### design.v
module SUBWAY(
    clk,
    rst_n,
    in_valid,
    init,
    in0,
    in1,
    in2,
    in3,
    out_valid,
    out
);
input clk, rst_n;
input in_valid;
input [1:0] init;
input [1:0] in0, in1, in2, in3; 
output reg       out_valid;
output reg [1:0] out;
parameter s_idle = 2'd0;
parameter s_input = 2'd1;
parameter s_cul = 2'd2;
parameter s_output = 2'd3;
genvar NN;
genvar MM;
integer i;
integer j;
parameter IDX = 9;
reg [1:0]current_state;
reg [1:0]next_state;
reg [1:0]init_pos;
reg [5:0]cnt;
reg [1:0]is_road;
reg [1:0] reg_dif;
reg [1:0]move;
wire UorD;
reg reg_UorD;
wire [1:0]dif1;
wire [1:0]dif2;
wire [1:0]dif;
reg [1:0] next_dif;
reg [1:0]next_pos;
reg [1:0]cur_pos;
reg [1:0] next_step[2:0];
wire [1:0]in_wire[3:0];
reg [1:0]in_a[IDX:0];
reg [1:0]in_b[IDX:0];
reg [1:0]in_c[IDX:0];
reg [1:0]in_d[IDX:0];
reg [1:0]out_pipe[54:0];
reg [1:0]road;
always@(posedge clk or negedge rst_n)begin
	if(!rst_n)
        current_state <= s_idle;
    else
        current_state <= next_state;
end
always@(*)begin
	case(current_state)
		s_idle: if(in_valid) next_state = s_input;
				else next_state = s_idle;
		s_input:if (cnt == 6'd7) next_state = s_cul;
				else next_state = s_input;
		s_cul:	if (cnt == 6'd62) next_state = s_output;
				else next_state = s_cul;				
		s_output: if (cnt == 6'd63) next_state = s_idle;
				else next_state = s_output;
		default: next_state = current_state;
	endcase 
end
always @(posedge clk or negedge rst_n) begin
    if(!rst_n)begin
		init_pos <= 2'd0;
    end   
    else
		case(current_state)
			s_idle: if(in_valid)begin
				init_pos <= init;
			end
			default: init_pos <= init_pos;
		endcase
end
always@(posedge clk or negedge rst_n)begin
	if(!rst_n)
        cnt <= 6'b0;
    else
		case(current_state)
			s_idle: cnt <= 6'd0;
			s_input: cnt <= cnt+6'd1;
			s_cul: if(cnt == 6'd62 ) cnt <= 6'd0;
					else cnt <= cnt+6'd1;
			s_output: if(cnt == 6'd63) cnt <= 6'd0;
					else cnt <= cnt+6'd1;
			default: cnt <= cnt;
		endcase
end
always@(posedge clk or negedge rst_n)begin
	if(!rst_n)
        out_valid <= 1'b0;
    else
		case(current_state)
			s_idle: out_valid <= 1'd0;
			s_input: out_valid <= 1'd0;
			s_output: 
				if(cnt == 6'd63) out_valid <= 1'd0;
				else   out_valid <= 1'd1;
			default: out_valid <= 1'd0;
		endcase
end
assign UorD = (cur_pos < road)?1'd0: 1'd1;  
assign dif1 = (cur_pos < road)?road: cur_pos;  
assign dif2 = (cur_pos < road)?cur_pos: road;
assign dif = dif1 - dif2;
always @(posedge clk or negedge rst_n) begin
	if(!rst_n)begin
        reg_UorD <= 2'd0;
    end 
	else begin
		reg_UorD <= UorD;
	end
end
always@(*)begin
	case(cur_pos)
	2'd0: begin
		next_step[0] = 2'b11;
		next_step[1] = in_a[1];
		next_step[2] = in_b[1];
	end
	2'd1: begin
		next_step[0] = in_a[1];
		next_step[1] = in_b[1];
		next_step[2] = in_c[1];
	end
	2'd2: begin
		next_step[0] = in_b[1];
		next_step[1] = in_c[1];
		next_step[2] = in_d[1];
	end
	2'd3: begin
		next_step[0] = in_c[1];
		next_step[1] = in_d[1];
		next_step[2] = 2'b11;
	end
	default: begin
		next_step[0] = in_c[1];
		next_step[1] = in_d[1];
		next_step[2] = 2'b11;
	end
	endcase
end
always@(*)begin
	if (dif != 2'd0) begin
		case(reg_UorD)
		1'd0: 
			case(next_step[2])
			2'd0: move = 2'b01;
			2'd1,
			2'd2,
			2'd3: 
				case(next_step[1])
				2'd0,
				2'd2: move = 2'd0;
				2'd1: move = 2'b11;
				default: move = 2'b0;
				endcase
			default: move = 2'b0;
			endcase
		1'd1: 
			case(next_step[0])
			2'd0: move = 2'b10;
			2'd1,
			2'd2,
			2'd3: 
				case(next_step[1])
				2'd0,
				2'd2: move = 2'd0;
				2'd1: move = 2'b11;
				default: move = 2'b0;
				endcase
			default: move = 2'b0;
			endcase
		default: move = 2'b0;
		endcase
	end
	else begin
		case(next_step[1])
		2'd0,
		2'd2: move = 2'd00;
		2'd1: move = 2'b11;
		default: move = 2'd0;  
		endcase
	end
end
always@(*)begin
	case(cur_pos)
	2'd0:begin
		case (move) 
		2'd1:
			next_pos = 2'd1;
		default:
			next_pos = 2'd0;
		endcase
	end 
	2'd1:begin
		case (move) 
		2'd1:
			next_pos = 2'd2;
		2'd2:
			next_pos = 2'd0;
		default:
			next_pos = 2'd1;
		endcase
	end
	2'd2:begin
		case (move) 
		2'd1:
			next_pos = 2'd3;
		2'd2:
			next_pos = 2'd1;
		default:
			next_pos = 2'd2;
		endcase
	end
	2'd3:begin
		case (move) 
		2'd2:
			next_pos = 2'd2;
		default:
			next_pos = 2'd3;
		endcase
	end
	default:next_pos = cur_pos;
	endcase
end
always@(*)begin
	if (in_b[8] == 2'd0)begin
		is_road = 2'd1;
	end
	else if (in_c[8] == 2'd0)begin
		is_road = 2'd2;
	end
	else if (in_a[8] == 2'd0)begin
		is_road = 2'd0;
	end
	else if (in_d[8] == 2'd0)begin
		is_road = 2'd3;
	end
	else begin
		is_road = 2'd1;
	end
end
always@(posedge clk)begin
	if(!rst_n)begin
        road <= 2'd0;
    end 
	else begin
		case(cnt[2:0])
		3'd0: 
			road <= is_road;
		default: road <= road;
		endcase
	end
end
always @(posedge clk or negedge rst_n) begin
	if(!rst_n)begin
        cur_pos <= 2'd0;
    end 
	else begin
		case(current_state)
		s_idle: cur_pos <= 2'd0;
		s_input: cur_pos <= init_pos;
		s_cul,
		s_output: cur_pos <= next_pos;
		default: cur_pos <= cur_pos;
		endcase
	end
end
always @(posedge clk or negedge rst_n) begin
	if(!rst_n)begin
        out <= 2'd0;
    end 
	else begin
		case(current_state)
		s_idle: out <= 2'd0;
		s_input: out <= 2'd0;
		s_output: 
			if(cnt == 6'd63) out <= 2'd0;
			else out <= out_pipe[0]; 
		default: out <= 2'd0;
		endcase
	end
end
always @(posedge clk or negedge rst_n) begin
	if(!rst_n)begin
		for (i=0; i<55; i=i+1)begin
			out_pipe[i]<=2'd0; 
		end
    end 
	else begin
		case(current_state)
		s_idle: begin
			for (i=0; i<55; i=i+1)begin
				out_pipe[i]<=2'd0; 
			end
		end
		s_output,
		s_cul: begin
			out_pipe[54] <= move;
			for (i=0; i<54; i=i+1)begin
				out_pipe[i]<=out_pipe[i+1]; 
			end
		end
		default: begin
			for (i=0; i<55; i=i+1)begin
				out_pipe[i]<=2'd0; 
			end
		end
		endcase
	end
end
always @(posedge clk or negedge rst_n) begin
    if(!rst_n)begin
        for (i = 0; i<IDX; i=i+1)begin
			in_a[i]<=2'd0;
		end
    end   
    else
		case(current_state)
			s_idle: if(in_valid)begin
						in_a[IDX-1]<=in0;
						for (i = 0; i<IDX-1; i=i+1)begin
							in_a[i]<=in_a[i+1];
						end
					end
					else begin 
						for (i = 0; i<IDX; i=i+1)begin
							in_a[i]<=in_a[i];
						end
					end
			s_input,
			s_cul:if(in_valid)begin
						in_a[IDX-1]<=in0;
						for (i = 0; i<IDX-1; i=i+1)begin
							in_a[i]<=in_a[i+1];
						end
					end
					else begin 
						for (i = 0; i<IDX; i=i+1)begin
							in_a[i]<=in_a[i];
						end
					end
			s_output:begin
				if(in_valid)begin
					in_a[IDX-1]<= in0;
				end
				else begin
					in_a[IDX-1]<= 2'd0;
				end
				for (i = 0; i<IDX-1; i=i+1)begin
					in_a[i]<=in_a[i+1];
				end
			end
			default: begin 
						for (i = 0; i<IDX; i=i+1)begin
							in_a[i]<=in_a[i];
						end
					end
		endcase
end
always @(posedge clk or negedge rst_n) begin
    if(!rst_n)begin
        for (i = 0; i<IDX; i=i+1)begin
			in_b[i]<=2'd0;
		end
    end   
    else
		case(current_state)
			s_idle: if(in_valid)begin
						in_b[IDX-1]<=in1;
						for (i = 0; i<IDX-1; i=i+1)begin
							in_b[i]<=in_b[i+1];
						end
					end
					else begin 
						for (i = 0; i<IDX; i=i+1)begin
							in_b[i]<=in_b[i];
						end
					end
			s_input,
			s_cul:if(in_valid)begin
						in_b[IDX-1]<=in1;
						for (i = 0; i<IDX-1; i=i+1)begin
							in_b[i]<=in_b[i+1];
						end
					end
					else begin 
						for (i = 0; i<IDX; i=i+1)begin
							in_b[i]<=in_b[i];
						end
					end
			s_output:begin
				if(in_valid)begin
					in_b[IDX-1]<= in1;
				end
				else begin
					in_b[IDX-1]<= 2'd0;
				end
				for (i = 0; i<IDX-1; i=i+1)begin
					in_b[i]<=in_b[i+1];
				end
			end
			default: begin 
						for (i = 0; i<IDX; i=i+1)begin
							in_b[i]<=in_b[i];
						end
					end
		endcase
end
always @(posedge clk or negedge rst_n) begin
    if(!rst_n)begin
        for (i = 0; i<IDX; i=i+1)begin
			in_c[i]<=2'd0;
		end
    end   
    else
		case(current_state)
			s_idle: if(in_valid)begin
						in_c[IDX-1]<=in2;
						for (i = 0; i<IDX-1; i=i+1)begin
							in_c[i]<=in_c[i+1];
						end
					end
					else begin 
						for (i = 0; i<IDX; i=i+1)begin
							in_c[i]<=in_c[i];
						end
					end
			s_input,
			s_cul:if(in_valid)begin
						in_c[IDX-1]<=in2;
						for (i = 0; i<IDX-1; i=i+1)begin
							in_c[i]<=in_c[i+1];
						end
					end
					else begin 
						for (i = 0; i<IDX; i=i+1)begin
							in_c[i]<=in_c[i];
						end
					end
			s_output:begin
				if(in_valid)begin
					in_c[IDX-1]<= in2;
				end
				else begin
					in_c[IDX-1]<= 2'd0;
				end
				for (i = 0; i<IDX-1; i=i+1)begin
					in_c[i]<=in_c[i+1];
				end
			end
			default: begin 
						for (i = 0; i<IDX; i=i+1)begin
							in_c[i]<=in_c[i];
						end
					end
		endcase
end
always @(posedge clk or negedge rst_n) begin
    if(!rst_n)begin
        for (i = 0; i<IDX; i=i+1)begin
			in_d[i]<=2'd0;
		end
    end   
    else
		case(current_state)
			s_idle: if(in_valid)begin
						in_d[IDX-1]<=in3;
						for (i = 0; i<IDX-1; i=i+1)begin
							in_d[i]<=in_d[i+1];
						end
					end
					else begin 
						for (i = 0; i<IDX; i=i+1)begin
							in_d[i]<=in_d[i];
						end
					end
			s_input,
			s_cul:if(in_valid)begin
						in_d[IDX-1]<=in3;
						for (i = 0; i<IDX-1; i=i+1)begin
							in_d[i]<=in_d[i+1];
						end
					end
					else begin 
						for (i = 0; i<IDX; i=i+1)begin
							in_d[i]<=in_d[i];
						end
					end
			s_output:begin
				if(in_valid)begin
					in_d[IDX-1]<= in3;
				end
				else begin
					in_d[IDX-1]<= 2'd0;
				end
				for (i = 0; i<IDX-1; i=i+1)begin
					in_d[i]<=in_d[i+1];
				end
			end
			default: begin 
						for (i = 0; i<IDX; i=i+1)begin
							in_d[i]<=in_d[i];
						end
					end
		endcase
end
endmodule
### config.mk
export PLATFORM = sky130hd
export DESIGN_NAME = SUBWAY
export DESIGN_NICKNAME = SUBWAY
export VERILOG_FILES = /design/flow/design.v
export SDC_FILE = /design/flow/constraint.sdc
export NUM_CORES = 4
export LEC_CHECK = 0
export ABC_AREA = 1
export CAP_MARGIN = 35
export CELL_PAD_IN_SITES_GLOBAL_PLACEMENT = 3
export CORE_ASPECT_RATIO = 1.96
export CORE_MARGIN = 2
export CORE_UTILIZATION = 30
export CTS_CLUSTER_DIAMETER = 313
export CTS_CLUSTER_SIZE = 98
export HOLD_SLACK_MARGIN = 0.27
export MAX_ROUTING_LAYER = met5
export PLACE_DENSITY_LB_ADDON = 0.1
export SETUP_SLACK_MARGIN = -0.18
export SLEW_MARGIN = 20
export TNS_END_PERCENT = 10
### run.sh
#!/bin/bash
# the make line also repeats each setting of config.mk as NAME=value (left out here)
make -C /OpenROAD-flow-scripts/flow DESIGN_CONFIG=/design/flow/config.mk WORK_HOME=/design/flow/orfs CLKGATE_MAP_FILE= finish
### constraint.sdc
create_clock -name core_clock -period 1.78 [get_ports {clk}]
set_input_delay 0.3560 -clock core_clock [delete_from_list [all_inputs] [get_ports {clk}]]
set_output_delay 0.3560 -clock core_clock [all_outputs]
set_load 0.01 [all_outputs]
==> results of run 1 <==
-- metrics by stage --
stage	utilization (%)	setup slack, ns	power, mW	instances	cell area [um2]
after floorplan	-	-0.1734	7.118	742	7246
after global placement	33.42	-0.2936	7.749	1038	7928
after detailed placement	33.42	-0.2758	7.785	1038	7928
after CTS	36.09	-0.1778	11.71	1070	8561
after global routing	36.12	-0.2559	12.37	1070	8568
final	36.12	-0.1392	11.52	1070	8568
-- cell type report --
type                       count  share of cell area [%]
timing repair buffer          43                   5.929
inverter                     172                   7.564
multi-input combinational    348                   19.25
clock buffer                  22                   5.651
clock inverter                 8                  0.9200
sequential                   194                   56.56
tap                          283                   4.133
-- timing repair --
item                       in CTS  in global routing
hold buffers                    1                  0
hold endpoints to repair      191                  0
setup endpoints to repair       2                  2
pin swaps                       4                  8
gates cloned                    0                  0
resized                         8                  7
setup buffers                   2                  0
-- routing by layer --
| layer | up-vias | routed length, um |
|---|---|---|
| li1 | 2249 | - |
| met1 | 2261 | 5153 |
| met2 | 41 | 6944 |
| met3 | 20 | 329 |
| met4 | 0 | 350 |
| met5 | - | 0 |
==> flow_metrics.env, run 1 <==
# implementation run metrics
export IMPL_p_leak_nw=4.283
export IMPL_p_switching_mw=3.083
export IMPL_whs_ns=0.3570
export IMPL_drt_iter0_drc=152
export IMPL_status="failed layout checks"
export IMPL_async_flop_share_pct=98.97
export IMPL_cts_max_path_buffers=2
export IMPL_critical_path_depth=12
export IMPL_critical_path_top_delay_family="AND-OR/OR-AND gates"
export IMPL_cp_arrival_ns=2.23
export IMPL_drcViolationCount=0
export IMPL_grt_max_degree=65
export IMPL_nNetsFinal=796
export IMPL_wl_per_cell_um=11.94
export IMPL_postSynthSeqShare_pct=66.98
export IMPL_fin_setup_tns_ns=-0.2724
export IMPL_core_um2=23720
export IMPL_clock_latency_ns=0.43
export IMPL_grt_usage_pct=11.39
export IMPL_grt_pass1_wl_um=22560
export IMPL_dr_pass1_iters=4
export IMPL_internal_power_mw=8.438
export IMPL_top_usage_layer="met2"
export IMPL_diodes=0
export IMPL_synth_edff_count=0
export IMPL_aoi_share_pct=6.416
export IMPL_startpoint="cur_pos[0]"
export IMPL_end_kind="flip-flop"
export IMPL_syn_nets=762
export IMPL_htreeDepth=4
export IMPL_power_leader="registers"
export IMPL_worst_pin_slew_ns=0.6665
export IMPL_io_buffers=15
export IMPL_pg_clk_mw=3.68
export IMPL_critical_path_buf_inv_count=2
export IMPL_p_per_area_nw_per_um2=1345
export IMPL_grt_use_met2_pct=19.87
export IMPL_synth_simple_area_share_pct=13.66
export IMPL_antenna_found_initial=0
export IMPL_post_route_period_util_pct=107.8
export IMPL_pg_seq_mw=5.76
export IMPL_start_kind="flip-flop"
export IMPL_swShare_pct=26.76
export IMPL_synth_chip_area_um2=7234
export IMPL_timing_final_ws_setup_ns=-0.1392
export IMPL_fmax_mhz=521.1
export IMPL_die_w_um=114.9
export IMPL_rows=79
export IMPL_p_comb_mw=2.07
export IMPL_ant_nets=0
export IMPL_adder_share_pct=1.211
export IMPL_period_minus_slack_ns=1.919
export IMPL_grt_overflow=0
export IMPL_synth_most_common_cell="dfrtp_1"
export IMPL_finalSetupViolations=2
export IMPL_cp_required_ns=2.10
export IMPL_drv_slew=0
export IMPL_yosysTopAreaCellShare_pct=66.07
export IMPL_clock_power_share_pct=32.0
export IMPL_cpMostUsedCell="o21ai_1"
export IMPL_cts_tree="built"
export IMPL_synth_main_ff_cell="dfrtp_1"
export IMPL_dp_hpwl_um=8366
export IMPL_drt_wl_total_um=12780
export IMPL_ys_types=30
export IMPL_ys_sh_mux_pct=0.3113
export IMPL_fillers=2514
export IMPL_r2r_start="cur_pos[0]"
export IMPL_syn_inst=742
export IMPL_yosys_warnings=7
export IMPL_combinationalPowerShare_pct=18.0
export IMPL_met3_usage_pct=3.122
export IMPL_r2r_end="cur_pos[0]"
export IMPL_irDropWorstVdd_mv=0.7493
export IMPL_fin_worst_skew_ns=0.005501
export IMPL_reg2reg_slack_ns=-0.14
export IMPL_numCtsBuffers=17
export IMPL_path_cells="inv_4, ha_4, a21oi_2, o21ai_1, a21oi_1, inv_2, nand2_2, ha_4, o21ai_1, o21ai_1, o21ai_1, o21ai_1"
export IMPL_openroad_warnings=30
export IMPL_synth_area_um2=7234
export IMPL_chipArea_um2=25440
export IMPL_grt_util_met1_pct=12.36
export IMPL_slew_headroom_pct=55.56
export IMPL_clock_sinks=194
export IMPL_die_h_um=221.4
export IMPL_reg2reg_depth=12
export IMPL_fp_utilization_pct=30.50
export IMPL_avgSynthCellArea_um2=9.750
export IMPL_seq_area_um2=4846
export IMPL_routabilityCongestion=0.7211
export IMPL_hold_path_class="in -> async"
export IMPL_dr_total_vias=4571
export IMPL_grt_setup_unrepaired="true"
export IMPL_failed_checks="negative setup slack"
export IMPL_ys_ff=194
export IMPL_critical_path_class="reg -> reg"
export IMPL_pin_count=16
export IMPL_path_max_fanout=3
export IMPL_cp_slowest_stage_delay_ns=0.41
export IMPL_cp_slowest_cell="dfrtp_1"
export IMPL_area_growth_pct=18.44
export IMPL_comb_area_um2=1649
export IMPL_seqPwrFrac_pct=50.0
export IMPL_synthTopCellsByArea="dfrtp_1, inv_1, nor2_1, o21ai_0, nand2_1"
export IMPL_first_global_vias=4792
export IMPL_top_logic_kind="simple AND/OR/NAND/NOR gates"
export IMPL_top_area_cell="dfrtp_1"
export IMPL_via_per_inst=4.272
export IMPL_finalHoldViolCount=0
export IMPL_yosys_cells=742
export IMPL_cts_root_buffer="clkbuf_16"
export IMPL_maxCapViolCount=0
export IMPL_ys_top_cells_by_count="dfrtp_1, inv_1, nor2_1, nand2_1, o21ai_0"
export IMPL_clk_pin_slew_worst_paths_ns=0.07
export IMPL_crit_path_end="cur_pos[0]"
export IMPL_ys_sh_xor_pct=0.1211
==> run 2, diff against run 1 <==
Settings changed: CAP_MARGIN 35 to 20, CELL_PAD_IN_SITES_GLOBAL_PLACEMENT 3 to default, CORE_ASPECT_RATIO 1.96 to default, CORE_UTILIZATION 30 to 72, CTS_CLUSTER_DIAMETER 313 to 371, CTS_CLUSTER_SIZE 98 to 96, HOLD_SLACK_MARGIN 0.27 to default, MAX_ROUTING_LAYER met5 to default, PLACE_DENSITY_LB_ADDON 0.1 to default, SETUP_SLACK_MARGIN -0.18 to default, TNS_END_PERCENT 10 to 5.
Clock period 1.78 ns to 1.24 ns, I/O delays scaled along.
==> flow_metrics.env, run 2 <==
# flow metrics
export IMPL_chipArea_um2=10870
export IMPL_die_h_um=104.2
export IMPL_routabilityCongestion=0.9552
export IMPL_die_w_um=104.2
export IMPL_cts_max_path_buffers=2
export IMPL_ys_top_cells_by_count="dfrtp_1, inv_1, nor2_1, nand2_1, o21ai_0"
export IMPL_aoi_share_pct=6.416
export IMPL_dp_slack_ns=-0.8122
export IMPL_top_area_cell="dfrtp_1"
export IMPL_pin_count=16
export IMPL_ys_sh_mux_pct=0.3113
export IMPL_ys_ff=194
export IMPL_synth_chip_area_um2=7234
export IMPL_clock_sinks=194
export IMPL_io_buffers=15
export IMPL_syn_nets=762
export IMPL_numCtsBuffers=17
export IMPL_numPlacedInstances=904
export IMPL_ys_sh_xor_pct=0.1211
export IMPL_htreeDepth=4
export IMPL_rows=36
export IMPL_synth_edff_count=0
export IMPL_status="stopped before the end"
export IMPL_avgSynthCellArea_um2=9.750
export IMPL_adder_share_pct=1.211
export IMPL_core_um2=9774
export IMPL_async_flop_share_pct=98.97
export IMPL_synthTopCellsByArea="dfrtp_1, inv_1, nor2_1, o21ai_0, nand2_1"
export IMPL_synth_area_um2=7234
export IMPL_postSynthSeqShare_pct=66.98
export IMPL_fp_utilization_pct=74.01
export IMPL_synth_simple_area_share_pct=13.66
export IMPL_yosys_warnings=7
export IMPL_yosysTopAreaCellShare_pct=66.07
export IMPL_ys_types=30
export IMPL_syn_inst=742
export IMPL_yosys_cells=742
export IMPL_dp_hpwl_um=8368
export IMPL_synth_most_common_cell="dfrtp_1"
export IMPL_synth_main_ff_cell="dfrtp_1"
export IMPL_top_logic_kind="simple AND/OR/NAND/NOR gates"
export IMPL_tool_error="[ERROR DPL-0033] detailed placement checks failed during check placement."
export IMPL_cts_root_buffer="clkbuf_8"
export IMPL_haltStage="5_1_grt"
export IMPL_placed_area_um2=7838
-- run 2: timing repair --
item                                    in CTS
pin swaps                                   13
gates resized                               45
buffers inserted                             2
gates cloned                                 0
endpoints found under the hold margin      192
hold buffers                                 1
endpoints found under the setup margin      95
-- run 2: stage by stage --
stage	setup TNS [ns]	util [%]	total power [mW]
after floorplan	-1.500	-	10.27
after global placement	-15.88	80.18	10.93
after detailed placement	-17.44	80.18	11.32
after CTS	-12.91	87.01	17.02
==> run 3, diff against run 2 <==
Settings changed: ABC_AREA 1 to default, CAP_MARGIN 20 to 0, CELL_PAD_IN_SITES_DETAIL_PLACEMENT from default to 1, CORE_ASPECT_RATIO from default to 0.5, CORE_MARGIN 2 to 10, CORE_UTILIZATION 72 to 56, CTS_CLUSTER_DIAMETER 371 to 239, CTS_CLUSTER_SIZE 96 to 98, PLACE_DENSITY_LB_ADDON from default to 0.01, SETUP_SLACK_MARGIN from default to 0.15, TNS_END_PERCENT 5 to 10.
Clock period 1.24 ns to 2.5 ns, I/O delays scaled along.
==> flow_metrics.env, run 3 <==
# implementation run metrics
export IMPL_critical_path_top_delay_family="multiplexers"
export IMPL_routabilityCongestion=0.7796
export IMPL_hold_depth=1
export IMPL_r2r_end="cur_pos[0]"
export IMPL_drt_iter0_drc=194
export IMPL_fp_utilization_pct=58.31
export IMPL_clock_sinks=194
export IMPL_grt_overflow=0
export IMPL_start_kind="flip-flop"
export IMPL_die_w_um=178.4
export IMPL_maxCapViolCount=0
export IMPL_clock_power_share_pct=31.9
export IMPL_cts_max_path_buffers=2
export IMPL_synth_main_ff_cell="dfrtp_1"
export IMPL_end_kind="flip-flop"
export IMPL_status="complete, no violations"
export IMPL_via_per_inst=5.150
export IMPL_cts_root_buffer="clkbuf_16"
export IMPL_fin_worst_skew_ns=0.01060
export IMPL_hold_path_class="reg -> reg"
export IMPL_drv_slew=0
export IMPL_p_comb_mw=1.33
export IMPL_slew_headroom_pct=72.53
export IMPL_r2r_start="cur_pos[0]"
export IMPL_pg_seq_mw=4.25
export IMPL_swShare_pct=26.99
export IMPL_internal_power_mw=5.984
export IMPL_path_cells="inv_4, mux4_2, a2bb2oi_2, buf_4, ha_1, inv_1, mux2_2, a21oi_1, o21ai_0"
export IMPL_area_growth_pct=15.40
export IMPL_pg_clk_mw=2.61
export IMPL_irDropWorstVdd_mv=0.5059
export IMPL_core_um2=12050
export IMPL_combinationalPowerShare_pct=16.3
export IMPL_finalHoldViolCount=0
export IMPL_ys_sh_xor_pct=0.4986
export IMPL_rows=28
export IMPL_dr_total_vias=3641
export IMPL_critical_path_buf_inv_count=3
export IMPL_fin_setup_tns_ns=0
export IMPL_dr_pass1_iters=4
export IMPL_post_route_period_util_pct=93.18
export IMPL_grt_setup_unrepaired="false"
export IMPL_drt_wl_total_um=12220
export IMPL_yosys_warnings=7
export IMPL_antenna_found_initial=1
export IMPL_cts_tree="built"
export IMPL_dp_hpwl_um=6721
export IMPL_min_from="out_pipe[7][0]"
export IMPL_syn_inst=498
export IMPL_cp_slowest_stage_delay_ns=0.53
export IMPL_p_switching_mw=2.212
export IMPL_p_leak_nw=3.885
export IMPL_avgSynthCellArea_um2=14.11
export IMPL_synth_most_common_cell="dfrtp_1"
export IMPL_wl_per_cell_um=17.28
export IMPL_worst_pin_slew_ns=0.4098
export IMPL_path_max_fanout=8
export IMPL_p_per_area_nw_per_um2=1011
export IMPL_postSynthSeqShare_pct=68.96
export IMPL_seqPwrFrac_pct=51.9
export IMPL_fmax_mhz=429.3
export IMPL_yosys_cells=498
export IMPL_htreeDepth=4
export IMPL_chipArea_um2=17700
export IMPL_startpoint="cur_pos[0]"
export IMPL_ys_top_cells_by_count="dfrtp_1, nor2b_1, mux2_2, nand2_1, nor2_1"
export IMPL_ys_ff=194
export IMPL_reg2reg_depth=9
export IMPL_ys_sh_mux_pct=9.776
export IMPL_async_flop_share_pct=98.97
export IMPL_drcViolationCount=0
export IMPL_top_logic_kind="simple AND/OR/NAND/NOR gates"
export IMPL_aoi_share_pct=3.063
export IMPL_cp_slowest_cell="mux4_2"
export IMPL_clk_pin_slew_worst_paths_ns=0.08
export IMPL_die_h_um=99.21
export IMPL_openroad_warnings=29
export IMPL_ant_nets=0
export IMPL_ys_types=48
export IMPL_power_leader="registers"
export IMPL_grt_pass1_wl_um=19550
export IMPL_synth_edff_count=0
export IMPL_pin_count=16
export IMPL_cp_required_ns=2.79
export IMPL_grt_usage_pct=13.83
export IMPL_yosysTopAreaCellShare_pct=68.02
export IMPL_cp_arrival_ns=2.62
export IMPL_syn_nets=518
export IMPL_synthTopCellsByArea="dfrtp_1, nor2b_1, mux2_2, mux2_1, ha_1"
export IMPL_synth_area_um2=7027
export IMPL_adder_share_pct=1.246
export IMPL_first_global_vias=3934
export IMPL_period_minus_slack_ns=2.329
export IMPL_numCtsBuffers=17
export IMPL_grt_max_degree=91
export IMPL_critical_path_class="reg -> reg"
export IMPL_finalSetupViolations=0
export IMPL_clock_latency_ns=0.43
export IMPL_reg2reg_slack_ns=0.17
export IMPL_critical_path_depth=9
export IMPL_synth_chip_area_um2=7027
export IMPL_finish_utilization_pct=67.29
export IMPL_synth_simple_area_share_pct=14.16
export IMPL_io_buffers=15
export IMPL_worst_hold_path_endpoint="out_pipe[6][0]"
export IMPL_crit_path_end="cur_pos[0]"
export IMPL_top_area_cell="dfrtp_1"
export IMPL_nNetsFinal=548
==> run 3: cell type report <==
cell class	instances	area, um2
Antenna cell	1	2.502
Clock buffer	19	432.9
Clock inverter	13	142.6
Fill cell	1120	3943
Inverter	12	47.55
Multi-Input combinational cell	270	2088
Sequential cell	194	4850
Tap cell	165	206.4
Timing Repair Buffer	33	339.1
==> run 3: routing by layer <==
layer  GRT usage, %  share of wire, %  wire length (um)
met1          16.93                45              5496
met5              0                 0                 0
met2          23.52                52              6294
met4          4.927               1.4               165
met3          3.434               2.1               260
==> run 3: metrics by stage <==
| step | cell area, um2 | cells | total power, mW | setup slack, ns | hold WS (ns) |
|---|---|---|---|---|---|
| 6_report | 8109 | 707 | 8.196 | 0.1705 | 0.4555 |
| 5_1_grt | 8109 | 707 | 8.647 | 0.07762 | 0.4896 |
| 3_3_place_gp | 7391 | 664 | 5.261 | 0.2499 | 0.4352 |
| 3_5_place_dp | 7391 | 664 | 5.379 | 0.1005 | 0.4386 |
| 2_1_floorplan | 7027 | 498 | 5.011 | 0.3490 | 0.2044 |
| 4_1_cts | 7985 | 697 | 8.054 | 0.1541 | 0.4632 |
==> run 3: timing repair <==
item,CTS,global route
pin swaps,0,1
endpoints found under the hold margin,31,0
buffers inserted,0,9
setup endpoints to repair,1,1
hold buffers,1,0
resized,3,8
==> run 4, diff against run 3 <==
Settings changed: ABC_AREA from default to 1, CAP_MARGIN 0 to 35, CELL_PAD_IN_SITES_DETAIL_PLACEMENT 1 to 2, CORE_ASPECT_RATIO 0.5 to 0.91, CORE_MARGIN 10 to 7, CORE_UTILIZATION 56 to 21, CTS_CLUSTER_DIAMETER 239 to 51, CTS_CLUSTER_SIZE 98 to 30, MAX_ROUTING_LAYER from default to met4, MIN_ROUTING_LAYER from default to met1, PLACE_DENSITY_LB_ADDON 0.01 to default, SETUP_SLACK_MARGIN 0.15 to -0.03, SLEW_MARGIN 20 to 10, TNS_END_PERCENT 10 to 50.
Clock period 2.5 ns to 1.78 ns, I/O delays scaled along.
==> flow_metrics.env, run 4 <==
# implementation run metrics
export IMPL_status="failed layout checks"
export IMPL_failed_checks="negative setup slack"
export IMPL_avgSynthCellArea_um2=9.750
export IMPL_async_flop_share_pct=98.97
export IMPL_hold_path_class="in -> async"
export IMPL_io_buffers=15
export IMPL_irDropWorstVdd_mv=0.7580
export IMPL_finalHoldViolCount=0
export IMPL_reg2reg_depth=13
export IMPL_finish_utilization_pct=26.34
export IMPL_cts_max_path_buffers=2
export IMPL_die_w_um=208.6
export IMPL_core_um2=33790
export IMPL_grt_pass1_wl_um=28990
export IMPL_worst_pin_slew_ns=0.4972
export IMPL_htreeDepth=4
export IMPL_top_area_cell="dfrtp_1"
export IMPL_openroad_warnings=32
export IMPL_end_kind="flip-flop"
export IMPL_cts_tree="built"
export IMPL_post_route_period_util_pct=116.1
export IMPL_chipArea_um2=39850
export IMPL_seqPwrFrac_pct=46.2
export IMPL_synthTopCellsByArea="dfrtp_1, inv_1, nor2_1, o21ai_0, nand2_1"
export IMPL_grt_max_degree=65
export IMPL_grt_overflow=0
export IMPL_drt_iter0_drc=199
export IMPL_routabilityCongestion=0.7752
export IMPL_numCtsBuffers=17
export IMPL_ys_ff=194
export IMPL_drt_wl_total_um=17530
export IMPL_dr_total_vias=4848
export IMPL_p_leak_nw=4.305
export IMPL_yosys_cells=742
export IMPL_period_minus_slack_ns=2.067
export IMPL_pin_count=16
export IMPL_drcViolationCount=0
export IMPL_numPlacedInstances=1214
export IMPL_cp_required_ns=2.10
export IMPL_swShare_pct=30.20
export IMPL_stdcell_count=1252
export IMPL_diodes=0
export IMPL_yosysTopAreaCellShare_pct=66.07
export IMPL_aoi_share_pct=6.416
export IMPL_clk_pin_slew_worst_paths_ns=0.07
export IMPL_fin_worst_skew_ns=0.009515
export IMPL_via_per_inst=3.872
export IMPL_grt_usage_pct=9.420
export IMPL_timing_final_ws_setup_ns=-0.2874
export IMPL_path_cells="clkinv_4, ha_4, nand2_2, nor3b_2, nand3_2, nand2_2, nand2_4, ha_4, nand2_2, o21ai_2, o21ai_1, o21ai_1, o21ai_1"
export IMPL_pg_seq_mw=5.85
export IMPL_reg2reg_slack_ns=-0.29
export IMPL_clock_latency_ns=0.45
export IMPL_crit_path_end="cur_pos[0]"
export IMPL_synth_edff_count=0
export IMPL_clock_sinks=194
export IMPL_yosys_warnings=7
export IMPL_cp_arrival_ns=2.39
export IMPL_cp_slowest_stage_delay_ns=0.42
export IMPL_critical_path_top_delay_family="simple AND/OR/NAND/NOR gates"
export IMPL_fp_utilization_pct=21.41
export IMPL_dp_slack_ns=-0.3889
export IMPL_dr_pass1_iters=4
export IMPL_top_logic_kind="simple AND/OR/NAND/NOR gates"
export IMPL_maxCapViolCount=0
export IMPL_rows=64
export IMPL_synth_main_ff_cell="dfrtp_1"
export IMPL_postSynthSeqShare_pct=66.98
export IMPL_startpoint="cur_pos[0]"
export IMPL_grt_setup_unrepaired="true"
export IMPL_ys_sh_xor_pct=0.1211
export IMPL_r2r_end="cur_pos[0]"
export IMPL_nNetsFinal=797
export IMPL_p_comb_mw=2.74
export IMPL_antenna_found_initial=0
export IMPL_finalSetupViolations=4
export IMPL_slew_headroom_pct=66.50
export IMPL_start_kind="flip-flop"
export IMPL_ant_nets=0
export IMPL_syn_nets=762
export IMPL_fmax_mhz=483.7
export IMPL_path_max_fanout=2
export IMPL_synth_area_um2=7234
export IMPL_die_h_um=191.1
export IMPL_syn_inst=742
export IMPL_synth_simple_area_share_pct=13.66
export IMPL_area_growth_pct=23.02
export IMPL_ys_sh_mux_pct=0.3113
export IMPL_critical_path_buf_inv_count=1
export IMPL_pg_clk_mw=4.08
export IMPL_p_switching_mw=3.829
export IMPL_ys_top_cells_by_count="dfrtp_1, inv_1, nor2_1, nand2_1, o21ai_0"
export IMPL_cts_root_buffer="clkbuf_16"
export IMPL_first_global_vias=5600
export IMPL_adder_share_pct=1.211
export IMPL_clock_power_share_pct=32.2
export IMPL_r2r_start="cur_pos[0]"
export IMPL_finalPower_mw=12.68
export IMPL_synth_chip_area_um2=7234
export IMPL_p_per_area_nw_per_um2=1425
export IMPL_synth_most_common_cell="dfrtp_1"
export IMPL_critical_path_depth=13
export IMPL_internal_power_mw=8.850
export IMPL_wl_per_cell_um=14.00
export IMPL_dp_hpwl_um=11060
export IMPL_combinationalPowerShare_pct=21.6
export IMPL_critical_path_class="reg -> reg"
export IMPL_power_leader="registers"
export IMPL_ys_types=30
export IMPL_cp_slowest_cell="dfrtp_2"
export IMPL_drv_slew=0
[run 4: metal layers]
layer / track usage [%] / up-vias / share of wire, %
met3: 2.475 / 29 / 2.6
met2: 16.78 / 49 / 53
met4: 3.306 / 0 / 2.4
li1: - / 2256 / -
met1: 10.17 / 2514 / 42
met5: - / - / 0
[run 4: cell type report]
type | instances | area (um2)
multi-input cells | 348 | 1724
clock buffers | 17 | 425.4
fillers | 3796 | 24890
repair buffers | 44 | 476.7
flip-flops and latches | 194 | 4848
inverters | 172 | 653.1
clock inverters | 15 | 193.9
well taps | 462 | 578.1
[run 4: metrics by stage]
stage / cell area [um2] / hold WS (ns) / setup TNS [ns]
3_3_place_gp: 8094 / 0.2854 / -0.2062
2_1_floorplan: 7261 / 0.06041 / -0.08550
6_report: 8900 / 0.3898 / -0.5512
4_1_cts: 8801 / 0.3711 / -0.5106
3_5_place_dp: 8094 / 0.2968 / -2.363
5_1_grt: 8900 / 0.4205 / -1.010
[run 4: timing repair]
action                                  CTS  global route
buffers inserted                          2             3
hold buffers                              1             0
endpoints found under the hold margin    29             0
cloned                                    0             0
resized                                  17            23
pin swaps                                12            12
endpoints found under the setup margin    2             8
==> run 5, diff against run 4 <==
Settings changed: CAP_MARGIN 35 to 20, CELL_PAD_IN_SITES_DETAIL_PLACEMENT 2 to default, CORE_ASPECT_RATIO 0.91 to default, CORE_MARGIN 7 to 2, CORE_UTILIZATION 21 to 62, CTS_CLUSTER_DIAMETER 51 to 371, CTS_CLUSTER_SIZE 30 to 96, MAX_ROUTING_LAYER met4 to default, MIN_ROUTING_LAYER met1 to default, SETUP_SLACK_MARGIN -0.03 to default, SLEW_MARGIN 10 to 20, TNS_END_PERCENT 50 to default.
Clock period 1.78 ns to 1.03 ns, I/O delays scaled along.
==> flow_metrics.env, run 5 <==
# flow metrics
export IMPL_chipArea_um2=12550
export IMPL_status="stopped before the end"
export IMPL_async_flop_share_pct=98.97
export IMPL_yosys_cells=742
export IMPL_pin_count=16
export IMPL_syn_nets=762
export IMPL_synth_chip_area_um2=7234
export IMPL_yosysTopAreaCellShare_pct=66.07
export IMPL_synthTopCellsByArea="dfrtp_1, inv_1, nor2_1, o21ai_0, nand2_1"
export IMPL_postSynthSeqShare_pct=66.98
export IMPL_routabilityCongestion=0.8479
export IMPL_rows=39
export IMPL_synth_edff_count=0
export IMPL_ys_sh_mux_pct=0.3113
export IMPL_fp_utilization_pct=63.36
export IMPL_adder_share_pct=1.211
export IMPL_synth_simple_area_share_pct=13.66
export IMPL_cts_max_path_buffers=2
export IMPL_avgSynthCellArea_um2=9.750
export IMPL_top_logic_kind="simple AND/OR/NAND/NOR gates"
export IMPL_clock_sinks=194
export IMPL_numPlacedInstances=934
export IMPL_ys_top_cells_by_count="dfrtp_1, inv_1, nor2_1, nand2_1, o21ai_0"
export IMPL_dp_slack_ns=-0.9384
export IMPL_tool_error="[ERROR DPL-0033] detailed placement checks failed during check placement."
export IMPL_yosys_warnings=7
export IMPL_core_um2=11420
export IMPL_synth_most_common_cell="dfrtp_1"
export IMPL_top_area_cell="dfrtp_1"
export IMPL_die_h_um=112.0
export IMPL_synth_main_ff_cell="dfrtp_1"
export IMPL_io_buffers=15
export IMPL_numCtsBuffers=17
export IMPL_htreeDepth=4
export IMPL_cts_root_buffer="clkbuf_16"
export IMPL_ys_types=30
export IMPL_syn_inst=742
export IMPL_dp_hpwl_um=8092
export IMPL_haltStage="5_1_grt"
export IMPL_ys_sh_xor_pct=0.1211
export IMPL_placed_area_um2=8174
export IMPL_aoi_share_pct=6.416
export IMPL_die_w_um=112.0
export IMPL_ys_ff=194
export IMPL_synth_area_um2=7234
-- run 5: timing repair --
action,CTS
setup buffers,42
cloned,27
gates resized,256
hold endpoints to repair,83
hold buffers,1
endpoints found under the setup margin,196
pin swaps,35
==> run 6, diff against run 5 <==
Settings changed: ABC_AREA 1 to default, CELL_PAD_IN_SITES_DETAIL_PLACEMENT from default to 1, CELL_PAD_IN_SITES_GLOBAL_PLACEMENT from default to 1, CORE_UTILIZATION 62 to 68, CTS_CLUSTER_DIAMETER 371 to default, CTS_CLUSTER_SIZE 96 to 52, GPL_TIMING_DRIVEN from default to 0, HOLD_SLACK_MARGIN from default to 0.28, MIN_ROUTING_LAYER from default to met1, PLACE_DENSITY_LB_ADDON from default to 0.19.
Clock period 1.03 ns to 3.53 ns, I/O delays scaled along.
==> flow_metrics.env, run 6 <==
# flow metrics
export IMPL_ys_sh_xor_pct=0.4986
export IMPL_synth_area_um2=7027
export IMPL_top_logic_kind="simple AND/OR/NAND/NOR gates"
export IMPL_ys_sh_mux_pct=9.776
export IMPL_yosys_warnings=7
export IMPL_core_um2=10180
export IMPL_yosys_cells=498
export IMPL_async_flop_share_pct=98.97
export IMPL_ys_types=48
export IMPL_routabilityCongestion=0.7946
export IMPL_postSynthSeqShare_pct=68.96
export IMPL_synth_main_ff_cell="dfrtp_1"
export IMPL_syn_nets=518
export IMPL_pin_count=16
export IMPL_fp_utilization_pct=68.99
export IMPL_chipArea_um2=11160
export IMPL_dp_hpwl_um=10610
export IMPL_ys_top_cells_by_count="dfrtp_1, nor2b_1, mux2_2, nand2_1, nor2_1"
export IMPL_rows=37
export IMPL_die_w_um=105.7
export IMPL_synth_chip_area_um2=7027
export IMPL_adder_share_pct=1.246
export IMPL_io_buffers=15
export IMPL_tool_error="[ERROR DPL-0033] detailed placement checks failed during check placement."
export IMPL_top_area_cell="dfrtp_1"
export IMPL_status="stopped before the end"
export IMPL_haltStage="4_1_cts"
export IMPL_ys_ff=194
export IMPL_die_h_um=105.7
export IMPL_avgSynthCellArea_um2=14.11
export IMPL_synthTopCellsByArea="dfrtp_1, nor2b_1, mux2_2, mux2_1, ha_1"
export IMPL_aoi_share_pct=3.063
export IMPL_yosysTopAreaCellShare_pct=68.02
export IMPL_synth_edff_count=0
export IMPL_synth_most_common_cell="dfrtp_1"
export IMPL_numPlacedInstances=651
export IMPL_syn_inst=498
export IMPL_synth_simple_area_share_pct=14.16
## run 6: through the flow
step | cell area (um2) | total power, mW | util, % | TNS [ns] | worst slack, ns
after floorplan | 7027 | 3.549 | - | 0 | 1.379
after global placement | 7347 | 3.748 | 72.14 | -1068.35 | -5.543
after detailed placement | 7407 | 3.948 | 72.73 | 0 | 1.057
==> run 7, diff against run 6 <==
Settings changed: CELL_PAD_IN_SITES_DETAIL_PLACEMENT 1 to default, CELL_PAD_IN_SITES_GLOBAL_PLACEMENT 1 to default, CORE_UTILIZATION 68 to 72, CTS_CLUSTER_SIZE 52 to 30, GPL_TIMING_DRIVEN 0 to default, HOLD_SLACK_MARGIN 0.28 to 0.3, MIN_ROUTING_LAYER met1 to default, PLACE_DENSITY_LB_ADDON 0.19 to 0.11, SLEW_MARGIN 20 to 40.
Clock period 3.53 ns to 1.98 ns, I/O delays scaled along.
==> flow_metrics.env, run 7 <==
# implementation run metrics
export IMPL_path_cells="buf_4, o31ai_2, nand4b_1, o22ai_4, ha_4, a211oi_2, a21oi_2, o21ai_1"
export IMPL_yosysTopAreaCellShare_pct=68.02
export IMPL_grt_max_degree=68
export IMPL_first_global_vias=3852
export IMPL_path_max_fanout=3
export IMPL_wl_per_cell_um=19.73
export IMPL_fillers=451
export IMPL_clock_power_share_pct=31.6
export IMPL_r2r_start="in_c[1][0]"
export IMPL_synth_edff_count=0
export IMPL_drv_slew=0
export IMPL_numCtsBuffers=17
export IMPL_htreeDepth=4
export IMPL_finalSetupViolations=2
export IMPL_yosys_cells=498
export IMPL_slew_headroom_pct=71.29
export IMPL_drt_wl_total_um=13460
export IMPL_finalHoldViolCount=0
export IMPL_irDropWorstVdd_mv=0.9816
export IMPL_failed_checks="negative setup slack"
export IMPL_grt_overflow=0
export IMPL_io_buffers=15
export IMPL_final_area_um2=8270
export IMPL_ys_ff=194
export IMPL_nNetsFinal=557
export IMPL_comb_area_um2=2171
export IMPL_maxCapViolCount=0
export IMPL_avgSynthCellArea_um2=14.11
export IMPL_period_minus_slack_ns=2.414
export IMPL_grt_usage_pct=24.84
export IMPL_seqPwrFrac_pct=48.7
export IMPL_drt_iter0_drc=152
export IMPL_cp_required_ns=2.45
export IMPL_reg2reg_slack_ns=-0.43
export IMPL_dr_total_vias=3771
export IMPL_post_route_period_util_pct=121.9
export IMPL_critical_path_buf_inv_count=1
export IMPL_top_logic_kind="simple AND/OR/NAND/NOR gates"
export IMPL_postSynthSeqShare_pct=68.96
export IMPL_start_kind="flip-flop"
export IMPL_grt_setup_unrepaired="true"
export IMPL_synthTopCellsByArea="dfrtp_1, nor2b_1, mux2_2, mux2_1, ha_1"
export IMPL_startpoint="in_c[1][0]"
export IMPL_cp_slowest_cell="dfrtp_1"
export IMPL_clock_latency_ns=0.55
export IMPL_fmax_mhz=414.2
export IMPL_r2r_end="cur_pos[0]"
export IMPL_cp_slowest_stage_delay_ns=0.43
export IMPL_hold_path_class="in -> async"
export IMPL_power_leader="registers"
export IMPL_ys_sh_mux_pct=9.776
export IMPL_synth_most_common_cell="dfrtp_1"
export IMPL_p_switching_mw=2.899
export IMPL_ys_top_cells_by_count="dfrtp_1, nor2b_1, mux2_2, nand2_1, nor2_1"
export IMPL_syn_nets=518
export IMPL_fp_utilization_pct=72.90
export IMPL_top_area_cell="dfrtp_1"
export IMPL_cp_arrival_ns=2.88
export IMPL_dp_hpwl_um=6114
export IMPL_pg_clk_mw=3.51
export IMPL_grt_pass1_wl_um=19340
export IMPL_p_per_area_nw_per_um2=1343
export IMPL_critical_path_top_delay_family="AND-OR/OR-AND gates"
export IMPL_aoi_share_pct=3.063
export IMPL_pin_count=16
export IMPL_timing_final_ws_setup_ns=-0.4344
export IMPL_pg_seq_mw=5.40
export IMPL_routabilityCongestion=0.8585
export IMPL_dr_pass1_iters=4
export IMPL_clk_pin_slew_worst_paths_ns=0.07
export IMPL_end_kind="flip-flop"
export IMPL_diodes=0
export IMPL_async_flop_share_pct=98.97
export IMPL_adder_share_pct=1.246
export IMPL_die_h_um=102.8
export IMPL_worst_pin_slew_ns=0.4307
export IMPL_yosys_warnings=7
export IMPL_chipArea_um2=10570
export IMPL_drcViolationCount=0
export IMPL_core_um2=9639
export IMPL_openroad_warnings=32
export IMPL_clock_sinks=194
export IMPL_fin_worst_skew_ns=0.009996
export IMPL_p_leak_nw=3.960
export IMPL_cts_root_buffer="clkbuf_8"
export IMPL_swShare_pct=26.11
export IMPL_p_comb_mw=2.19
export IMPL_critical_path_depth=8
export IMPL_ys_types=48
export IMPL_critical_path_class="reg -> reg"
export IMPL_cts_tree="built"
export IMPL_status="failed layout checks"
export IMPL_synth_chip_area_um2=7027
export IMPL_combinationalPowerShare_pct=19.7
export IMPL_top_usage_layer="met2"
export IMPL_synth_area_um2=7027
export IMPL_ant_nets=0
export IMPL_crit_path_end="cur_pos[0]"
export IMPL_placed_area_um2=7428
export IMPL_finalPower_mw=11.10
export IMPL_syn_inst=498
export IMPL_rows=36
export IMPL_antenna_found_initial=0
export IMPL_cts_max_path_buffers=2
export IMPL_grt_use_met2_pct=39.32
export IMPL_die_w_um=102.8
export IMPL_synth_simple_area_share_pct=14.16
export IMPL_grt_util_met1_pct=33.51
export IMPL_synth_main_ff_cell="dfrtp_1"
export IMPL_via_per_inst=5.529
export IMPL_area_growth_pct=17.70
export IMPL_internal_power_mw=8.205
export IMPL_seq_area_um2=4848
export IMPL_ys_sh_xor_pct=0.4986
export IMPL_reg2reg_depth=8
export IMPL_met3_usage_pct=6.508
==> run 7: metrics by stage <==
step	hold WS (ns)	utilization, %	std cells	TNS (ns)	setup slack, ns
2_1_floorplan	0.1004	-	498	-0.1152	-0.1152
4_1_cts	0.3119	84.85	679	-0.2606	-0.2092
3_3_place_gp	0.3038	77.06	641	-0.1274	-0.1274
6_report	0.3174	85.80	682	-0.7990	-0.4344
3_5_place_dp	0.3132	77.06	641	-0.5195	-0.3063
5_1_grt	0.3391	85.80	682	-0.9063	-0.4749
==> run 7: final cells by class <==
| class | instances | area share [%] |
|---|---|---|
| sequential | 194 | 58.62 |
| multi-input combinational | 270 | 26.25 |
| clock buffer | 21 | 5.431 |
| timing repair buffer | 42 | 5.204 |
| tap | 133 | 2.012 |
| clock inverter | 10 | 1.906 |
| inverter | 12 | 0.5749 |
==> run 7: what timing repair did <==
action                                  in CTS  in global routing
hold endpoints to repair                   193                  0
hold buffers                                 1                  0
pin swaps                                    6                  7
buffers inserted                             6                  3
gates resized                               18                 10
endpoints found under the setup margin       2                  2
==> run 7: metal layers <==
| metal | wire length (um) | share of wire, % |
|---|---|---|
| met3 | 386 | 2.9 |
| met4 | 572 | 4.2 |
| met2 | 7017 | 52 |
| met5 | 0 | 0 |
| met1 | 5483 | 41 |
==> run 8, diff against run 7 <==
Settings changed: ABC_AREA from default to 0, CAP_MARGIN 20 to 35, CORE_ASPECT_RATIO from default to 0.91, CORE_UTILIZATION 72 to 70, CTS_CLUSTER_DIAMETER from default to 381, CTS_CLUSTER_SIZE 30 to 32, HOLD_SLACK_MARGIN 0.3 to -0.01, MAX_ROUTING_LAYER from default to met5, PLACE_DENSITY_LB_ADDON 0.11 to 0.1, SETUP_SLACK_MARGIN from default to 0.52, SLEW_MARGIN 40 to 20, TNS_END_PERCENT from default to 50.
Clock period 1.98 ns to 1.78 ns, I/O delays scaled along.
==> flow_metrics.env, run 8 <==
# implementation run metrics
export IMPL_status="failed layout checks"
export IMPL_failed_checks="negative setup slack"
export IMPL_p_comb_mw=2.92
export IMPL_pg_seq_mw=6.18
export IMPL_via_per_inst=6.117
export IMPL_critical_path_buf_inv_count=4
export IMPL_die_w_um=109.0
export IMPL_startpoint="cur_pos[1]"
export IMPL_dp_slack_ns=-0.5111
export IMPL_nNetsFinal=573
export IMPL_grt_use_met2_pct=57.67
export IMPL_numCtsBuffers=17
export IMPL_crit_path_end="cur_pos[0]"
export IMPL_drt_wl_total_um=18520
export IMPL_r2r_end="cur_pos[0]"
export IMPL_path_cells="buf_6, nor4bb_4, o311a_1, o22ai_2, buf_4, inv_2, ha_4, inv_2, mux2_4, a21oi_2, o21ai_1"
export IMPL_grt_max_degree=123
export IMPL_pin_count=16
export IMPL_ys_sh_xor_pct=0.4986
export IMPL_cp_required_ns=2.21
export IMPL_chipArea_um2=10860
export IMPL_hold_path_class="in -> reg"
export IMPL_fin_setup_tns_ns=-1.336
export IMPL_top_logic_kind="simple AND/OR/NAND/NOR gates"
export IMPL_ant_nets=0
export IMPL_grt_pass1_wl_um=27170
export IMPL_routabilityCongestion=0.7968
export IMPL_start_kind="flip-flop"
export IMPL_synthTopCellsByArea="dfrtp_1, nor2b_1, mux2_2, mux2_1, ha_1"
export IMPL_ys_types=48
export IMPL_adder_share_pct=1.246
export IMPL_rows=34
export IMPL_hold_depth=3
export IMPL_end_kind="flip-flop"
export IMPL_clock_sinks=194
export IMPL_grt_overflow=0
export IMPL_cts_max_path_buffers=2
export IMPL_core_um2=9657
export IMPL_p_switching_mw=3.740
export IMPL_reg2reg_depth=11
export IMPL_synth_area_um2=7027
export IMPL_postSynthSeqShare_pct=68.96
export IMPL_cts_tree="built"
export IMPL_aoi_share_pct=3.063
export IMPL_power_leader="registers"
export IMPL_diodes=0
export IMPL_clock_latency_ns=0.55
export IMPL_post_route_period_util_pct=132.7
export IMPL_yosys_cells=498
export IMPL_p_leak_nw=4.347
export IMPL_cpMostUsedCell="inv_2"
export IMPL_met3_usage_pct=8.060
export IMPL_ys_sh_mux_pct=9.776
export IMPL_cp_slowest_cell="dfrtp_2"
export IMPL_grt_usage_pct=35.55
export IMPL_ys_ff=194
export IMPL_yosys_warnings=7
export IMPL_cp_slowest_stage_delay_ns=0.51
export IMPL_dr_pass1_iters=5
export IMPL_syn_nets=518
export IMPL_finalSetupViolations=3
export IMPL_numPlacedInstances=639
export IMPL_io_buffers=15
export IMPL_slew_headroom_pct=56.74
export IMPL_critical_path_top_delay_family="AND-OR/OR-AND gates"
export IMPL_critical_path_class="reg -> reg"
export IMPL_fin_worst_skew_ns=0.01368
export IMPL_dp_hpwl_um=7135
export IMPL_drv_slew=0
export IMPL_yosysTopAreaCellShare_pct=68.02
export IMPL_async_flop_share_pct=98.97
export IMPL_openroad_warnings=34
export IMPL_path_max_fanout=6
export IMPL_maxCapViolCount=0
export IMPL_fmax_mhz=423.4
export IMPL_pg_clk_mw=4.03
export IMPL_first_global_vias=4580
export IMPL_swShare_pct=28.49
export IMPL_htreeDepth=4
export IMPL_avgSynthCellArea_um2=14.11
export IMPL_stdcell_count=692
export IMPL_ys_top_cells_by_count="dfrtp_1, nor2b_1, mux2_2, nand2_1, nor2_1"
export IMPL_syn_inst=498
export IMPL_reg2reg_slack_ns=-0.58
export IMPL_drcViolationCount=0
export IMPL_cts_root_buffer="clkbuf_8"
export IMPL_internal_power_mw=9.389
export IMPL_synth_edff_count=0
export IMPL_die_h_um=99.58
export IMPL_synth_chip_area_um2=7027
export IMPL_top_area_cell="dfrtp_1"
export IMPL_top_usage_layer="met2"
export IMPL_seqPwrFrac_pct=47.1
export IMPL_timing_final_ws_setup_ns=-0.5817
export IMPL_clk_pin_slew_worst_paths_ns=0.07
export IMPL_critical_path_depth=11
export IMPL_grt_util_met1_pct=46.81
export IMPL_area_growth_pct=25.62
export IMPL_synth_main_ff_cell="dfrtp_1"
export IMPL_dr_total_vias=4233
export IMPL_antenna_found_initial=0
export IMPL_cp_arrival_ns=2.79
export IMPL_irDropWorstVdd_mv=1.080
export IMPL_r2r_start="cur_pos[1]"
export IMPL_p_per_area_nw_per_um2=1487
export IMPL_drt_iter0_drc=468
export IMPL_grt_setup_unrepaired="true"
export IMPL_clock_power_share_pct=30.7
export IMPL_whs_ns=0.4083
export IMPL_fp_utilization_pct=72.76
export IMPL_worst_hold_path_endpoint="in_c[8][0]"
export IMPL_synth_most_common_cell="dfrtp_1"
export IMPL_wl_per_cell_um=26.76
export IMPL_combinationalPowerShare_pct=22.2
export IMPL_min_from="in2[0]"
export IMPL_period_minus_slack_ns=2.362
export IMPL_finalHoldViolCount=0
export IMPL_synth_simple_area_share_pct=14.16
export IMPL_worst_pin_slew_ns=0.6489
## run 8: timing repair
item | in CTS | in global routing
gates resized | 54 | 10
cloned | 5 | 0
hold buffers | 1 | 0
endpoints found under the hold margin | 191 | 0
buffers inserted | 13 | 2
setup endpoints to repair | 116 | 189
pin swaps | 11 | 9
## run 8: cell type report
type | instances | area (um2)
sequential | 194 | 4851
clock buffer | 20 | 445.4
fill | 277 | 829.5
tap | 126 | 157.7
multi-input combinational | 270 | 2445
clock inverter | 12 | 168.9
timing repair buffer | 58 | 711.9
inverter | 12 | 47.55
## run 8: stage by stage
stage / utilization (%) / power (mW) / cell area, um2
CTS: 90.54 / 12.64 / 8743
detailed placement: 79.65 / 8.073 / 7691
global placement: 79.65 / 7.830 / 7691
floorplan: - / 7.296 / 7282
finish: 91.41 / 13.13 / 8827
global route: 91.41 / 13.58 / 8827
## run 8: routing by layer
metal,vias up,wire [um]
li1,1736,-
met1,2231,7254
met2,211,9537
met3,55,954
met4,0,769
met5,-,0
==> run 9, diff against run 8 <==
Settings changed: ABC_AREA 0 to 1, CAP_MARGIN 35 to 20, CORE_ASPECT_RATIO 0.91 to 0.5, CORE_UTILIZATION 70 to 72, CTS_CLUSTER_DIAMETER 381 to 371, CTS_CLUSTER_SIZE 32 to 96, HOLD_SLACK_MARGIN -0.01 to -0.09, MAX_ROUTING_LAYER met5 to default, PLACE_DENSITY from default to 0.42, PLACE_DENSITY_LB_ADDON 0.1 to default, SETUP_SLACK_MARGIN 0.52 to default, SLEW_MARGIN 20 to 0, TNS_END_PERCENT 50 to 5.
Clock period 1.78 ns to 1.05 ns, I/O delays scaled along.
==> flow_metrics.env, run 9 <==
# flow metrics
export IMPL_async_flop_share_pct=98.97
export IMPL_ys_sh_mux_pct=0.3113
export IMPL_yosysTopAreaCellShare_pct=66.07
export IMPL_die_h_um=74.88
export IMPL_fp_utilization_pct=75.34
export IMPL_rows=25
export IMPL_io_buffers=15
export IMPL_status="stopped before the end"
export IMPL_yosys_cells=742
export IMPL_avgSynthCellArea_um2=9.750
export IMPL_syn_nets=762
export IMPL_die_w_um=145.8
export IMPL_placed_area_um2=7943
export IMPL_ys_top_cells_by_count="dfrtp_1, inv_1, nor2_1, nand2_1, o21ai_0"
export IMPL_ys_types=30
export IMPL_syn_inst=742
export IMPL_synthTopCellsByArea="dfrtp_1, inv_1, nor2_1, o21ai_0, nand2_1"
export IMPL_chipArea_um2=10910
export IMPL_top_logic_kind="simple AND/OR/NAND/NOR gates"
export IMPL_synth_chip_area_um2=7234
export IMPL_synth_edff_count=0
export IMPL_clock_sinks=194
export IMPL_dp_slack_ns=-0.9927
export IMPL_htreeDepth=4
export IMPL_haltStage="5_1_grt"
export IMPL_ys_ff=194
export IMPL_synth_area_um2=7234
export IMPL_adder_share_pct=1.211
export IMPL_postSynthSeqShare_pct=66.98
export IMPL_top_area_cell="dfrtp_1"
export IMPL_cts_root_buffer="clkbuf_16"
export IMPL_ys_sh_xor_pct=0.1211
export IMPL_routabilityCongestion=0.8463
export IMPL_aoi_share_pct=6.416
export IMPL_core_um2=9603
export IMPL_synth_most_common_cell="dfrtp_1"
export IMPL_synth_simple_area_share_pct=13.66
export IMPL_pin_count=16
export IMPL_yosys_warnings=7
export IMPL_numPlacedInstances=915
export IMPL_dp_hpwl_um=8888
export IMPL_synth_main_ff_cell="dfrtp_1"
export IMPL_numCtsBuffers=17
export IMPL_cts_max_path_buffers=2
-- run 9: what timing repair did --
item	4_1_cts
gates cloned	3
hold buffers	1
setup buffers	8
resized	60
setup endpoints to repair	194
hold endpoints to repair	11
pin swaps	10
-- run 9: through the flow --
step                hold slack (ns)  power [mW]  utilization [%]
global placement            0.08208       12.96            82.71
floorplan                  -0.08559       12.16                -
detailed placement          0.08335       13.42            82.71
CTS                          0.1957       20.69            91.58
==> run 10, diff against run 9 <==
Settings changed: ABC_AREA 1 to default, CORE_ASPECT_RATIO 0.5 to default, CORE_UTILIZATION 72 to 13, CTS_CLUSTER_DIAMETER 371 to default, CTS_CLUSTER_SIZE 96 to default, HOLD_SLACK_MARGIN -0.09 to default, PLACE_DENSITY 0.42 to default, SLEW_MARGIN 0 to 20, TNS_END_PERCENT 5 to default.
Clock period 1.05 ns to 3.44 ns, I/O delays scaled along.
==> flow_metrics.env, run 10 <==
# implementation run metrics
export IMPL_whs_ns=0.1942
export IMPL_slew_headroom_pct=62.93
export IMPL_fillers=5929
export IMPL_yosys_cells=498
export IMPL_swShare_pct=22.48
export IMPL_adder_share_pct=1.246
export IMPL_maxCapViolCount=0
export IMPL_die_h_um=236.5
export IMPL_dp_slack_ns=0.9995
export IMPL_reg2reg_depth=8
export IMPL_synth_simple_area_share_pct=14.16
export IMPL_p_leak_nw=3.831
export IMPL_cp_required_ns=3.74
export IMPL_ant_nets=0
export IMPL_critical_path_top_delay_family="multiplexers"
export IMPL_combinationalPowerShare_pct=13.2
export IMPL_end_kind="flip-flop"
export IMPL_synth_area_um2=7027
export IMPL_wl_met3_um=370
export IMPL_synthTopCellsByArea="dfrtp_1, nor2b_1, mux2_2, mux2_1, ha_1"
export IMPL_postSynthSeqShare_pct=68.96
export IMPL_chipArea_um2=55930
export IMPL_ys_ff=194
export IMPL_r2r_end="cur_pos[0]"
export IMPL_crit_path_end="cur_pos[0]"
export IMPL_hold_path_class="in -> async"
export IMPL_numCtsBuffers=17
export IMPL_dr_pass1_iters=4
export IMPL_ys_sh_mux_pct=9.776
export IMPL_cp_slowest_cell="mux4_2"
export IMPL_p_comb_mw=0.761
export IMPL_core_um2=53600
export IMPL_internal_power_mw=4.472
export IMPL_area_growth_pct=22.54
export IMPL_worst_pin_slew_ns=0.5560
export IMPL_timing_final_ws_setup_ns=1.105
export IMPL_yosysTopAreaCellShare_pct=68.02
export IMPL_routabilityCongestion=0.6739
export IMPL_power_leader="registers"
export IMPL_via_per_inst=2.827
export IMPL_aoi_share_pct=3.063
export IMPL_critical_path_class="reg -> reg"
export IMPL_drt_wl_total_um=10250
export IMPL_io_buffers=15
export IMPL_clock_latency_ns=0.43
export IMPL_synth_most_common_cell="dfrtp_1"
export IMPL_fp_utilization_pct=13.11
export IMPL_synth_edff_count=0
export IMPL_path_cells="inv_4, mux4_2, a2bb2oi_2, inv_1, ha_1, mux2_2, a21oi_1, o21ai_0"
export IMPL_p_per_area_nw_per_um2=669.9
export IMPL_cts_hold_buf=0
export IMPL_startpoint="cur_pos[0]"
export IMPL_status="complete, no violations"
export IMPL_yosys_warnings=7
export IMPL_critical_path_buf_inv_count=2
export IMPL_syn_nets=518
export IMPL_synth_main_ff_cell="dfrtp_1"
export IMPL_cts_resized=0
export IMPL_ys_types=48
export IMPL_antenna_found_initial=1
export IMPL_rows=85
export IMPL_finalSetupViolations=0
export IMPL_openroad_warnings=31
export IMPL_seqPwrFrac_pct=52.7
export IMPL_critical_path_depth=8
export IMPL_wl_per_cell_um=8.385
export IMPL_cts_tree="built"
export IMPL_p_switching_mw=1.297
export IMPL_async_flop_share_pct=98.97
export IMPL_grt_usage_pct=4.021
export IMPL_grt_setup_unrepaired="false"
export IMPL_post_route_period_util_pct=67.89
export IMPL_avgSynthCellArea_um2=14.11
export IMPL_clock_sinks=194
export IMPL_nNetsFinal=536
export IMPL_die_w_um=236.5
export IMPL_synth_chip_area_um2=7027
export IMPL_grt_overflow=0
export IMPL_cp_slowest_stage_delay_ns=0.53
export IMPL_top_area_cell="dfrtp_1"
export IMPL_grt_max_degree=108
export IMPL_cp_arrival_ns=2.63
export IMPL_r2r_start="cur_pos[0]"
export IMPL_wl_met1_um=5636
export IMPL_wl_met2_um=4033
export IMPL_dp_hpwl_um=6219
export IMPL_cts_root_buffer="clkbuf_16"
export IMPL_drcViolationCount=0
export IMPL_top_logic_kind="simple AND/OR/NAND/NOR gates"
export IMPL_fin_setup_tns_ns=0
export IMPL_clock_power_share_pct=34.1
export IMPL_pg_clk_mw=1.96
export IMPL_dr_total_vias=3455
export IMPL_path_max_fanout=9
export IMPL_period_minus_slack_ns=2.335
export IMPL_grt_pass1_wl_um=17900
export IMPL_reg2reg_slack_ns=1.10
export IMPL_ys_sh_xor_pct=0.4986
export IMPL_pg_seq_mw=3.04
export IMPL_finalHoldViolCount=0
export IMPL_clk_pin_slew_worst_paths_ns=0.06
export IMPL_cts_max_path_buffers=2
export IMPL_syn_inst=498
export IMPL_diodes=0
export IMPL_drt_iter0_drc=179
export IMPL_pin_count=16
export IMPL_first_global_vias=3562
export IMPL_fmax_mhz=428.2
export IMPL_irDropWorstVdd_mv=0.4513
export IMPL_fin_worst_skew_ns=0.007562
export IMPL_highest_layer="met4"
export IMPL_start_kind="flip-flop"
export IMPL_postCtsSetupBuffers=0
export IMPL_ys_top_cells_by_count="dfrtp_1, nor2b_1, mux2_2, nand2_1, nor2_1"
export IMPL_drv_slew=0
export IMPL_htreeDepth=4
## run 10: layout make-up
cell class / count / area, um2 / share of cell area [%]
flip-flops and latches: 194 / 4846 / 56.28
multi-input cells: 270 / 2027 / 23.54
well taps: 696 / 870.8 / 10.11
clock buffers: 23 / 478.0 / 5.551
repair buffers: 21 / 236.5 / 2.746
clock inverters: 6 / 105.1 / 1.221
inverters: 12 / 47.55 / 0.5522
## run 10: layer usage
| metal | vias up | GRT usage, % |
|---|---|---|
| met2 | 36 | 5.330 |
| li1 | 1654 | - |
| met1 | 1749 | 5.565 |
| met5 | - | 0 |
| met3 | 16 | 1.632 |
| met4 | 0 | 1.956 |
## run 10: per-stage QoR
stage	cells	util [%]	power, mW	cell area (um2)
floorplan	498	-	3.642	7027
global placement	1193	14.98	3.822	8028
detailed placement	1193	14.98	3.863	8028
CTS	1222	16.06	5.876	8611
global route	1222	16.06	6.122	8611
finish	1222	16.06	5.769	8611
No activity file was given, so power comes from the tool's default toggle rates.
